Design top, start of the top module:
module top(input clk, rst, ball_speed, serve_type, angle, bat_size, restart, start, en_color, auto, hard_mode, input[3:0] mode, max_score, input[8:0] adc, output sel, size, output sound, output [9:0] RED, GRN, BLU, output HSYNC, VSYNC, px_clk, blank);
    wire [9:0] x, y, p1_y, p2_y, bx, by;
    reg [9:0] p2_y_ff;
    wire px_data_out;
    wire [29:0] px_data_in;
    wire [4:0] score1, score2;
    wire p1_win, p2_win, turn, start_state, hit, wall, goal;
    wire p2p, p2m, xh, yh;
    wire [1:0] game_mode;
    reg[1:0] mode_in, score_in;
    wire [9:0] ap2_y, pp2_y;
    assign blank = 1'b1;
    assign size = bat_size;
    assign p2_y = p2_y_ff;
    always @(posedge clk) begin
        if(auto) p2_y_ff <= ap2_y;
        else p2_y_ff <= pp2_y;
    end
    always @(posedge clk or posedge rst) begin
        if(rst) begin
            mode_in <= 2'b00;
            score_in <= 2'b00;
        end else begin
        if(mode[0]) mode_in <= 2'b00;
        if(mode[1]) mode_in <= 2'b01;
        if(mode[2]) mode_in <= 2'b10;
        if(mode[3]) mode_in <= 2'b11;
        if(max_score[0]) score_in <= 2'b00;
        if(max_score[1]) score_in <= 2'b01;
        if(max_score[2]) score_in <= 2'b10;
        if(max_score[3]) score_in <= 2'b11;
        end
    end
    paddle_controller pctrl(clk, rst, p2p, p2m, bat_size, ap2_y);
    heading_detect heading_detect(clk, rst, bx, by, xh, yh);
    auto_player auto_player(clk, rst, auto, turn, hit, wall, start_state, hard_mode, xh, yh, game_mode, bx, by, ap2_y, p2p, p2m);
    adc_reader adc_reader(clk, rst, adc, sel, p1_y, pp2_y);
    clk_divider clk_divider(clk, rst, px_clk);
  ...
clock: 5.29 ns
lec_check: 0
abc_area: 0
cap_margin: 25
core_margin: 2
core_utilization: 69
setup_slack_margin: -0.34
slew_margin: 20
tns_end_percent: 100
run.sh (not shown) runs the stock make flow with config.mk's settings and CLKGATE_MAP_FILE=.
The baseline reached the layout checks and failed them: negative setup slack.
Rerun with:
--- a/flow/config.mk
+++ b/flow/config.mk
@@ -8,2 +8,2 @@
-export ABC_AREA = 0
-export CAP_MARGIN = 25
+export ABC_AREA = 1
+export CAP_MARGIN = 20
@@ -11,2 +11,2 @@
-export CORE_UTILIZATION = 69
-export SETUP_SLACK_MARGIN = -0.34
+export CORE_UTILIZATION = 72
+export PLACE_DENSITY = 0.6
@@ -14 +13,0 @@
-export TNS_END_PERCENT = 100
==> flow/constraint.sdc (replaced) <==
create_clock -name core_clock -period 14.0 [get_ports {clk}]
set_input_delay 2.8000 -clock core_clock [delete_from_list [all_inputs] [get_ports {clk}]]
set_output_delay 2.8000 -clock core_clock [all_outputs]
set_load 0.01 [all_outputs]
After rerunning: This time the run finished clean. Worst setup slack is better by 6.0 ns. Wire length went down by about a fifth. Combinational power went down by well over a third. Global-route usage went down by 2.2 points. Die area went down by roughly a tenth. Sequential cell count is unchanged. Sequential power went down by well over a third. Critical path depth went up by 42. Cell count went down by a few percent. Synthesized cell count went up by a little under a tenth. Total power went down by well over a third.
Rerun with:
--- a/flow/config.mk
+++ b/flow/config.mk
@@ -8 +7,0 @@
-export ABC_AREA = 1
@@ -12 +11 @@
-export PLACE_DENSITY = 0.6
+export SETUP_SLACK_MARGIN = -0.36
==> flow/constraint.sdc (replaced) <==
create_clock -name core_clock -period 4.8 [get_ports {clk}]
set_input_delay 0.9600 -clock core_clock [delete_from_list [all_inputs] [get_ports {clk}]]
set_output_delay 0.9600 -clock core_clock [all_outputs]
set_load 0.01 [all_outputs]
What happened: The new run failed in global routing (5_1_grt) with GRT-0232; synthesized area came out higher by 8.7%; synthesized cell count came out lower by 7.1%; die area came out higher by 8.6%.

* * *

top again, from the RTL that the note above started with.
export LEC_CHECK = 0
export ABC_AREA = 1
export CAP_MARGIN = 20
export CORE_ASPECT_RATIO = 0.9
export CORE_MARGIN = 2
export CORE_UTILIZATION = 56
export HOLD_SLACK_MARGIN = -0.01
export PLACE_DENSITY = 0.6
export SLEW_MARGIN = 35
export TNS_END_PERCENT = 25
create_clock -name core_clock -period 7.07 [get_ports {clk}]
The first run ran to the end with no violations.
Change:
Settings changed: CORE_ASPECT_RATIO 0.9 to 0.56, HOLD_SLACK_MARGIN -0.01 to 0.16, SLEW_MARGIN 35 to 5.
Result: Die size hardly moves; synthesized area is unchanged; setup slack is worse by 0.092 ns; worst hold slack is better by 0.022 ns; combinational power rose by about 9%; clock power fell by about 6%; sequential power hardly moves; cell area rose by about 0.9%.
Power and IR drop assume default switching activity.
